## run 1
Design cordic_rotation_top, start of the top module:
module cordic_rotation_top#(parameter data_width=16,cordic_steps=16,angle_width=20)(
    input clk,
    input nreset,
    input enable,
    input signed [data_width-1:0] x_vec_in,
    input signed [data_width-1:0] y_vec_in,
    input [angle_width-1:0] target_angle,
    output wire signed  [data_width-1:0] x_vec_out,
    output wire signed  [data_width-1:0] y_vec_out,
    output reg done
    );
Size: about 8100 cells after synthesis.
export LEC_CHECK = 0
export ABC_AREA = 0
export CAP_MARGIN = 25
export CORE_MARGIN = 2
export CORE_UTILIZATION = 72
export CTS_CLUSTER_DIAMETER = 99
export CTS_CLUSTER_SIZE = 98
export GPL_ROUTABILITY_DRIVEN = 0
export GPL_TIMING_DRIVEN = 1
export HOLD_SLACK_MARGIN = -0.0
export MAX_ROUTING_LAYER = met5
export MIN_ROUTING_LAYER = met1
export PLACE_DENSITY_LB_ADDON = 0.11
export SETUP_SLACK_MARGIN = 1.38
export SLEW_MARGIN = 35
export TNS_END_PERCENT = 55
create_clock -name core_clock -period 4.81 [get_ports {clk}]
run.sh (not shown) runs the stock make flow with config.mk's settings and CLKGATE_MAP_FILE=.
In the summary table, run 1 is marked failed, with error GRT-0232 raised in 5_1_grt.
Setup changes, run 1 to run 2
- removing MIN_ROUTING_LAYER (formerly met1)
- removing MAX_ROUTING_LAYER (formerly met5)
- removing ABC_AREA (formerly 0)
- changing CTS_CLUSTER_DIAMETER from 99 to 374
- removing SETUP_SLACK_MARGIN (formerly 1.38)
- removing GPL_ROUTABILITY_DRIVEN (formerly 0)
- removing HOLD_SLACK_MARGIN (formerly -0.0)
- changing TNS_END_PERCENT from 55 to 5
- removing PLACE_DENSITY_LB_ADDON (formerly 0.11)
- setting PLACE_DENSITY to 0.6 for the first time
- removing GPL_TIMING_DRIVEN (formerly 1)
- changing SLEW_MARGIN from 35 to 20
- removing CTS_CLUSTER_SIZE (formerly 98)
- changing CAP_MARGIN from 25 to 20
- changing the clock period (ns, I/O delays scaled along) from 4.81 to 5.07
[summary]
Taking run 1 as the reference, in run 2 share of async-settable or async-resettable flops after synthesis saw little to no change; post-cts sizing count saw a decrease; total number of clock tree sinks saw little to no change; total cells reported by yosys after synthesis saw little to no change; synthesized area saw little to no change. Nothing crashed in run 2 and all stages finished; the problem is that the final layout failed, the offending checks being negative setup slack.
### run 2 -> run 3
- CTS_CLUSTER_DIAMETER: 374 -> unset
- PLACE_DENSITY: 0.6 -> 0.67
- SETUP_SLACK_MARGIN: unset -> -0.3
- TNS_END_PERCENT: 5 -> unset
- the clock period (ns, I/O delays scaled along): 5.07 -> 4.39
Findings:
Of run 3 and run 2, not a single run came through the flow clean.
Compared with run 2, in run 3 initial standard-cell utilization of the core level, post-placement worst setup slack lost 0.53 ns.
As far as yosys synthesis chip area goes, run 2 and run 3 are indistinguishable; the numbers are identical.
Count of buffers added by post-CTS timing repair for setup ended up 195 higher on run 3 than on run 2.
Run 3 vs. run 2: synthesized cell count roughly the same, sequential-to-total area share from yosys stat held.
Input changes introduced in run 4 (baseline for comparison: run 3):
- SETUP_SLACK_MARGIN now 1.16, was -0.3
- CORE_UTILIZATION now 64, was 72
- PLACE_DENSITY no longer set, was 0.67
- the clock period (ns, I/O delays scaled along) now 4.4, was 4.39
## What came out
Although it ran to completion, run 4 produced a layout that fails the final checks because of negative setup slack.
The lower number of CTS-inserted buffers came out of run 3.
Core area: run 4 > run 3
On detailed placement HPWL, run 3 loses to run 4.
Compared with run 3, in run 4 full die area went up, post-cts resize count went up by 4.3%.
Max total setup buffers inserted after CTS across run 3 and run 4: run 4
Initial core utilization is higher on run 3
Pre-CTS setup slack (higher): run 4
Weighted congestion reported at the end of routability-driven placement ended up about 3.5% lower on run 4 than on run 3.
On instance area at placement: run 4 sits above run 3.
Comparing run 4 against run 3, there is no change at all in net count after synthesis.

---

The RTL this note starts from:
==> flow/design.v <==
`timescale 1ns / 1ps
module stages_rotation #(parameter data_width=16,angle_width=16,cordic_steps=16,stage_number=1)(
    input clk,
    input nreset,
    input enable,
    input signed [data_width-1:0] x_vec_in,
    input signed [data_width-1:0] y_vec_in,
    input signed [angle_width-1:0]angle_in,
    input signed [angle_width-1:0]target_angle,
    output signed [data_width-1:0] x_vec_out,
    output signed [data_width-1:0] y_vec_out,
    output reg signed [angle_width-1:0]angle_out,
    output reg signed [angle_width-1:0]target_angle_out,
    output reg done
    );
    wire signed [angle_width-1:0] atan [cordic_steps-1:0];
    assign atan[0] = 20'h02000; 
    assign atan[1] = 20'h012E4;
    assign atan[2] = 20'h009FB;
    assign atan[3] = 20'h00511;
    assign atan[4] = 20'h0028B;
    assign atan[5] = 20'h00145;
    assign atan[6] = 20'h000A2;
    assign atan[7] = 20'h00051;
    assign atan[8] = 20'h00028;
    assign atan[9] = 20'h00014;
    assign atan[10] = 20'h0000A;
    assign atan[11] = 20'h00005;
    assign atan[12] = 20'h00002;
    assign atan[13] = 20'h00001;
    assign atan[14] = 20'h00000;
    assign atan[15] = 20'h00000;
    reg signed [data_width-1:0]x_temp_out,y_temp_out;
    assign x_vec_out = x_temp_out;
    assign y_vec_out = y_temp_out;
    always @(posedge clk) begin
        if (~nreset) begin
            x_temp_out <= $signed({data_width{1'b0}});
            y_temp_out <= $signed({data_width{1'b0}});
				angle_out <= 0;
            done <= 1'b0;
        end
        else begin
            if (enable) begin
                if ($signed(target_angle) <= $signed(angle_in)) begin
                    x_temp_out <= x_vec_in + (y_vec_in>>>(stage_number-1));
                    y_temp_out <= y_vec_in - (x_vec_in>>>(stage_number-1));
                    angle_out <= angle_in - atan[stage_number-1];
                end
                else begin
                    x_temp_out <= x_vec_in - (y_vec_in>>>(stage_number-1));
                    y_temp_out <= y_vec_in + (x_vec_in>>>(stage_number-1));
                    angle_out <= angle_in + atan[(stage_number-1)];
                end
                target_angle_out <= target_angle;
                done <= 1'b1;
            end
            else begin
                x_temp_out <= $signed({data_width{1'b0}});
                y_temp_out <= $signed({data_width{1'b0}});
					 angle_out <= 0;
                done <= 1'b0;
            end
        end
    end
endmodule
`timescale 1ns / 1ps
module cordic_rotation_top#(parameter data_width=16,cordic_steps=16,angle_width=20)(
    input clk,
    input nreset,
    input enable,
    input signed [data_width-1:0] x_vec_in,
    input signed [data_width-1:0] y_vec_in,
    input [angle_width-1:0] target_angle,
    output wire signed  [data_width-1:0] x_vec_out,
    output wire signed  [data_width-1:0] y_vec_out,
    output reg done
    );
    wire signed [data_width-1:0] x [0:cordic_steps-1];
    wire signed [data_width-1:0] y [0:cordic_steps-1];
    wire signed [angle_width-1:0] angle_stages [0:cordic_steps-1];
    wire [1:cordic_steps] status;
	 reg signed [data_width-1+16:0] temp_x_vec_out,temp_y_vec_out;
	 wire done_last_stage;
	 reg signed [data_width-1:0] temp_x_vec_in,temp_y_vec_in;
	 reg [angle_width-1:0]temp_t_ang;
	 wire signed [angle_width-1:0] temp_target_angle [0:cordic_steps-1];
	 reg temp_enable;
	 always @(posedge clk) begin
		if(~nreset) begin
			temp_x_vec_in <= {data_width{1'b0}};
			temp_y_vec_in <= {data_width{1'b0}};
			temp_t_ang <= {angle_width{1'b0}};
			temp_enable <= 1'b0;
		end
		else begin
			if (enable) begin
				temp_enable <= 1'b1;				
				if ($signed(target_angle)>=$signed(20'h04000)) begin
				    if ($signed(target_angle)>=$signed(20'h08000)) begin
				        if ($signed(target_angle)>=$signed(20'h0C000)) begin
				            temp_x_vec_in <= x_vec_in;
                            temp_y_vec_in <= y_vec_in;
                            temp_t_ang <= $signed(target_angle) - $signed(20'h10000);
   				        end
				        else begin
				            temp_x_vec_in <= -x_vec_in;
                            temp_y_vec_in <= -y_vec_in;
                            temp_t_ang <= $signed(target_angle) - $signed(20'h08000);
				        end
				    end
				    else begin
                        temp_x_vec_in <= -x_vec_in;
                        temp_y_vec_in <= -y_vec_in;
                        temp_t_ang <= $signed(target_angle) - $signed(20'h08000);
  				    end
				end
                else if ($signed(target_angle)<=$signed(-20'h04000)) begin
                    if ($signed(target_angle)<=$signed(-20'h08000)) begin
                        if ($signed(target_angle)<=$signed(-20'h0C000)) begin
				            temp_x_vec_in <= x_vec_in;
                            temp_y_vec_in <= y_vec_in;
                            temp_t_ang <= $signed(target_angle) + $signed(20'h10000);
                        end
                        else begin
				            temp_x_vec_in <= -x_vec_in;
                            temp_y_vec_in <= -y_vec_in;
                            temp_t_ang <= $signed(target_angle) + $signed(20'h08000);
                        end
                    end
                    else begin
                        temp_x_vec_in <= -x_vec_in;
                        temp_y_vec_in <= -y_vec_in;
                        temp_t_ang <= $signed(target_angle) + $signed(20'h08000);
                    end
                end
				else begin
					temp_x_vec_in <= x_vec_in;
					temp_y_vec_in <= y_vec_in;
					temp_t_ang <= $signed(target_angle);
				end
			end
			else begin
				temp_enable <= 1'b0;
				temp_x_vec_in <= {data_width{1'b0}};
				temp_y_vec_in <= {data_width{1'b0}};
				temp_t_ang <= {angle_width{1'b0}};
			end
		end
	 end
    assign status[1] = temp_enable;
    assign x[0] = temp_x_vec_in;
    assign y[0] = temp_y_vec_in;
    assign angle_stages[0] = {angle_width{1'b0}};
    assign temp_target_angle[0] = temp_t_ang;
    genvar i;
    generate
        for (i=1;i<cordic_steps-1;i=i+1) begin:gen_rotation
            stages_rotation #(
                .data_width(data_width),
                .angle_width(angle_width),
                .cordic_steps(cordic_steps),
                .stage_number(i)
                )
            first(
                .clk(clk),
                .nreset(nreset),
                .enable(status[i]),
                .x_vec_in(x[i-1]),
                .y_vec_in(y[i-1]),
                .angle_in(angle_stages[i-1]),
                .target_angle(temp_target_angle[i-1]),
                .x_vec_out(x[i]),
                .y_vec_out(y[i]),
                .angle_out(angle_stages[i]),
                .target_angle_out(temp_target_angle[i]),
                .done(status[i+1])
                );
        end
    endgenerate
    stages_rotation #(
        .data_width(data_width),
        .angle_width(angle_width),
        .cordic_steps(cordic_steps),
        .stage_number(cordic_steps-1)
        )
    last(
        .clk(clk),
        .nreset(nreset),
        .enable(status[cordic_steps-1]),
        .x_vec_in(x[cordic_steps-2]),
        .y_vec_in(y[cordic_steps-2]),
        .angle_in(angle_stages[cordic_steps-2]),
        .target_angle(temp_target_angle[cordic_steps-2]),
        .x_vec_out(x[cordic_steps-1]),
        .y_vec_out(y[cordic_steps-1]),
        .angle_out(angle_stages[cordic_steps-1]),
        .target_angle_out(temp_target_angle[cordic_steps-1]),
        .done(done_last_stage)
        );
    reg counter;
	assign x_vec_out = temp_x_vec_out[data_width+7:8];
	assign y_vec_out = temp_y_vec_out[data_width+7:8];
	 always @(posedge clk) begin
        if (~nreset) begin
            done <= 1'b0;
        end
        else begin
            done <= done_last_stage;
            if (done_last_stage) begin
                    temp_x_vec_out <= $signed(x[cordic_steps-1])*$signed(16'b0000000010011011);
                    temp_y_vec_out <= $signed(y[cordic_steps-1])*$signed(16'b0000000010011011);
            end
        end
    end
endmodule
export LEC_CHECK = 0
export ABC_AREA = 1
export CAP_MARGIN = 5
export CORE_MARGIN = 2
export CORE_UTILIZATION = 72
export CTS_CLUSTER_DIAMETER = 99
export CTS_CLUSTER_SIZE = 21
export GPL_ROUTABILITY_DRIVEN = 0
export GPL_TIMING_DRIVEN = 1
export HOLD_SLACK_MARGIN = -0.0
export MAX_ROUTING_LAYER = met5
export MIN_ROUTING_LAYER = met1
export PLACE_DENSITY_LB_ADDON = 0.11
export SETUP_SLACK_MARGIN = 1.22
export SLEW_MARGIN = 35
export TNS_END_PERCENT = 55
create_clock -name core_clock -period 4.14 [get_ports {clk}]
The starting point died in 5_1_grt (GRT-0232).
Then changed:
ABC_AREA = default   (was 1)
CAP_MARGIN = 20   (was 5)
CTS_CLUSTER_DIAMETER = default   (was 99)
CTS_CLUSTER_SIZE = default   (was 21)
GPL_ROUTABILITY_DRIVEN = default   (was 0)
GPL_TIMING_DRIVEN = default   (was 1)
HOLD_SLACK_MARGIN = default   (was -0.0)
MAX_ROUTING_LAYER = default   (was met5)
MIN_ROUTING_LAYER = default   (was met1)
PLACE_DENSITY = 0.67   (was default)
PLACE_DENSITY_LB_ADDON = default   (was 0.11)
SETUP_SLACK_MARGIN = default   (was 1.22)
SLEW_MARGIN = 20   (was 35)
TNS_END_PERCENT = default   (was 55)
clock period = 5.2 ns   (was 4.14 ns; I/O delays follow)
The changed run ran to the end with violations: negative setup slack.
Die area shrinks by a few percent.
Area after synthesis shrinks by a few percent.
Synthesized cell count shrinks by about a fifth.
Then changed:
SETUP_SLACK_MARGIN = -0.3   (was default)
clock period = 4.4 ns   (was 5.2 ns; I/O delays follow)
The changed run ended with an error in 5_1_grt, error DPL-0038.
Synthesized cell count does not change.
Synthesized area stays the same.
Die area is unchanged.
Then changed:
CTS_CLUSTER_DIAMETER = 376   (was default)
PLACE_DENSITY = 0.6   (was 0.67)
SETUP_SLACK_MARGIN = default   (was -0.3)
TNS_END_PERCENT = 5   (was default)
clock period = 5.07 ns   (was 4.4 ns; I/O delays follow)
- Now the flow finished with negative setup slack left
- synthesized cell count stays the same
- die size stays the same
- synthesized area stays the same
Then changed:
CORE_UTILIZATION = 40   (was 72)
CTS_CLUSTER_DIAMETER = default   (was 376)
TNS_END_PERCENT = default   (was 5)
clock period = 5.86 ns   (was 5.07 ns; I/O delays follow)
Effect: Now the flow produced a clean layout. Count of clock-buffer cells in the layout is higher by 44. Sequential share of layout area is higher by 1.5 points. Worst setup slack is better by 0.71 ns. Worst hold slack is worse by 0.011 ns. Core utilization is lower by 40 points.

---

== amber ==
RTL: the design.v shown in full above, as it stands there.
Settings: LEC_CHECK=0, ABC_AREA=1, CAP_MARGIN=30, CELL_PAD_IN_SITES_DETAIL_PLACEMENT=0, CELL_PAD_IN_SITES_GLOBAL_PLACEMENT=2, CORE_ASPECT_RATIO=1.66, CORE_MARGIN=9, CORE_UTILIZATION=22, CTS_CLUSTER_DIAMETER=391, GPL_ROUTABILITY_DRIVEN=0, GPL_TIMING_DRIVEN=0, PLACE_DENSITY=0.6, SLEW_MARGIN=15, TNS_END_PERCENT=10; clock period 6.0 ns.
amber finished every step from synthesis to the final layout, and the layout passed the timing, DRC and antenna checks.
Edits applied to the flow inputs when going from amber to cedar:
Settings: CTS_CLUSTER_DIAMETER: 391 -> unset; CELL_PAD_IN_SITES_DETAIL_PLACEMENT: 0 -> unset; CORE_MARGIN: 9 -> 2; CELL_PAD_IN_SITES_GLOBAL_PLACEMENT: 2 -> unset; CORE_ASPECT_RATIO: 1.66 -> unset; PLACE_DENSITY: 0.6 -> 0.63; SLEW_MARGIN: 15 -> 20; GPL_TIMING_DRIVEN: 0 -> unset; GPL_ROUTABILITY_DRIVEN: 0 -> unset; CAP_MARGIN: 30 -> 20; CORE_UTILIZATION: 22 -> 72; TNS_END_PERCENT: 10 -> unset; ABC_AREA: 1 -> unset; the clock period (ns, I/O delays scaled along): 6.0 -> 4.42.
[summary]
In the summary table, cedar is marked failed, with error GRT-0116 raised in global routing (5_1_grt).
Delta (cedar minus amber): average size of a mapped cell now larger, number of standard cells reported by yosys now smaller, number of gates resized after cts now larger, setup slack at placement now larger.
cedar vs amber — synthesized area dropped about 3.5%.
In the tables for cedar and amber, H-tree level count reads higher with amber.
cedar vs. amber: post-CTS setup buffer count went up by 583.
amber has higher clock tree buffer depth than cedar.
Changes in tundra relative to cedar:
Settings: PLACE_DENSITY: 0.63 -> 0.6; CORE_UTILIZATION: 72 -> 70; the clock period (ns, I/O delays scaled along): 4.42 -> 5.07.
[summary]
Global placement routability congestion, cedar and tundra: lower on cedar
Higher number of standard-cell rows in the floorplan was reported by tundra, not cedar.
| core area | lower: cedar |
| tundra | all stages done | FAIL | negative setup slack |

---

Starts from the design.v that is shown in full above.
Settings: LEC_CHECK=0, ABC_AREA=1, CAP_MARGIN=20, CORE_ASPECT_RATIO=0.5, CORE_MARGIN=2, CORE_UTILIZATION=72, CTS_CLUSTER_DIAMETER=267, CTS_CLUSTER_SIZE=100, PLACE_DENSITY=0.41, SLEW_MARGIN=20, TNS_END_PERCENT=5; clock period 3.26 ns.
The starting point stopped in global routing (5_1_grt).
Rerun with:
- ABC_AREA: 1 -> unset
- CORE_ASPECT_RATIO: 0.5 -> unset
- CTS_CLUSTER_DIAMETER: 267 -> unset
- CTS_CLUSTER_SIZE: 100 -> unset
- PLACE_DENSITY: 0.41 -> unset
- PLACE_DENSITY_LB_ADDON: unset -> 0.21
- SETUP_SLACK_MARGIN: unset -> 1.5
- TNS_END_PERCENT: 5 -> unset
- clock period: 3.26 -> 5.07 ns (I/O delays scaled with it)
Effect: The changed run finished with max-capacitance violations, max-slew violations, negative setup slack left. Die size goes down by 3.6%. Area after synthesis goes down by about 3.5%. Synthesized cell count goes down by 17%.
Rerun with:
- CTS_CLUSTER_DIAMETER: unset -> 52
- PLACE_DENSITY_LB_ADDON: 0.21 -> unset
- SETUP_SLACK_MARGIN: 1.5 -> 1.16
- clock period: 5.07 -> 5.72 ns (I/O delays scaled with it)
Effect: The new run passed the timing, DRC and antenna checks. Final cell count decreases by a few percent. Setup slack improves by 1.9 ns. Die area is unchanged.
Rerun with:
- PLACE_DENSITY_LB_ADDON: unset -> 0.19
- clock period: 5.72 -> 3.91 ns (I/O delays scaled with it)
=> The new run never finished: it broke off in clock tree synthesis (4_1_cts), error DPL-0033; die size does not change; area after synthesis stays the same; synthesized cell count does not change.
